Design cordic_dds, start of the top module:
module cordic_dds #(
 parameter OUT_WIDTH = 16,
 parameter OUT_REGISTER_EN = 1,
 parameter FREQ_WORD_INIITIAL = 32'h6D3A06,  
 parameter PHASE_WORD_INIITIAL = 0,
 parameter K = 16'h4DBA
)(
 input                      clk,
 input                      rst_n,
 input                      cfg_vld,
 input      [31:0]          cfg_freq_word,
 input      [31:0]          cfg_phase_word,
 output reg                 sig_vld_o,
 output     [OUT_WIDTH-1:0] sin_o,
 output     [OUT_WIDTH-1:0] cos_o
    );
 localparam PRO_DELAY = OUT_WIDTH + OUT_REGISTER_EN;
 reg [31:0] phase_accum;  
 reg [31:0] add_freq_wd;
 reg [4:0]  pro_cnt;
 always@(posedge clk or negedge rst_n)  
 begin
     if(rst_n == 1'b0)begin
         phase_accum <= PHASE_WORD_INIITIAL;
         add_freq_wd <= FREQ_WORD_INIITIAL;
     end else if(cfg_vld == 1'b1)begin 
         phase_accum <= cfg_phase_word;
         add_freq_wd <= cfg_freq_word;
     end else begin
         phase_accum <=  phase_accum + add_freq_wd;
     end
 end
 always@(posedge clk or negedge rst_n)  
 begin
     if(rst_n == 1'b0)begin
         pro_cnt <= 'h0;
         sig_vld_o <= 1'b0;
     end else if(pro_cnt == PRO_DELAY) begin
         pro_cnt <=  pro_cnt;
         sig_vld_o <= 1'b1;
     end else begin
         pro_cnt <=  pro_cnt + 1'b1;
         sig_vld_o <= 1'b0;
     end
 end
 cordic_sin_cos #(
 .OUT_WIDTH (OUT_WIDTH),
 .OUT_REGISTER_EN(OUT_REGISTER_EN),
 .K(K)
 )cordic_sin_cos_inst(
 .clk    (clk),
 .rst_n  (rst_n),
 .angle  (phase_accum[31:12]),
 .cos_o  (cos_o),
 .sin_o  (sin_o)
  );
endmodule
Size in the first run: ~8100 cells after synthesis, roughly 1000 flip-flops, roughly 100 I/O pins, roughly 75000 um2 of cells after synthesis.
Settings: LEC_CHECK=0, CAP_MARGIN=20, CELL_PAD_IN_SITES_GLOBAL_PLACEMENT=0, CORE_MARGIN=2, CORE_UTILIZATION=70, CTS_CLUSTER_SIZE=50, GPL_TIMING_DRIVEN=1, SETUP_SLACK_MARGIN=-0.12, SLEW_MARGIN=5, TNS_END_PERCENT=90; clock period 1.65 ns.
run.sh (not shown) runs the stock make flow with config.mk's settings and CLKGATE_MAP_FILE=.
The starting point never finished: it broke off in 4_1_cts.
Rerun with:
CAP_MARGIN = 15   (was 20)
CELL_PAD_IN_SITES_GLOBAL_PLACEMENT = unset   (was 0)
CORE_UTILIZATION = 72   (was 70)
CTS_CLUSTER_SIZE = unset   (was 50)
GPL_TIMING_DRIVEN = unset   (was 1)
PLACE_DENSITY = 0.66   (was unset)
SETUP_SLACK_MARGIN = unset   (was -0.12)
SLEW_MARGIN = 20   (was 5)
TNS_END_PERCENT = unset   (was 90)
clock period = 3.24 ns   (was 1.65 ns; I/O delays follow)
This time the run completed and failed the layout checks on setup timing.
Synthesized cell count does not change.
Die area went down by a few percent.
Synthesized area does not change.
Rerun with:
CAP_MARGIN = 20   (was 15)
CORE_UTILIZATION = 70   (was 72)
PLACE_DENSITY = unset   (was 0.66)
clock period = 3.62 ns   (was 3.24 ns; I/O delays follow)
Now the flow passed the timing, design-rule and antenna checks.
Non-clock buffer count is lower by 780.
Cell area goes down by about 10%.
Sequential cell count does not change.
Final cell count decreases by 7.0%.
Wire length decreases by 25%.
Rerun with:
CORE_UTILIZATION = 72   (was 70)
PLACE_DENSITY = 0.66   (was unset)
clock period = 3.24 ns   (was 3.62 ns; I/O delays follow)
=>
- The changed run finished with setup timing left
- non-clock buffer count goes up by 780
- clock-buffer cell count goes down by 1
- register-to-register slack is worse by 0.62 ns
- design area goes up by roughly a tenth
- final cell count goes up by a little under a tenth
- die area goes down by a few percent
- routed wire length goes up by a quarter to a third
Rerun with:
CORE_UTILIZATION = 61   (was 72)
PLACE_DENSITY = unset   (was 0.66)
SETUP_SLACK_MARGIN = 0.76   (was unset)
clock period = 2.59 ns   (was 3.24 ns; I/O delays follow)
Outcome:
- The changed run stopped in 5_1_grt, error GRT-0228
- synthesized area does not change
- die size climbs by 18%
- synthesized cell count stays the same
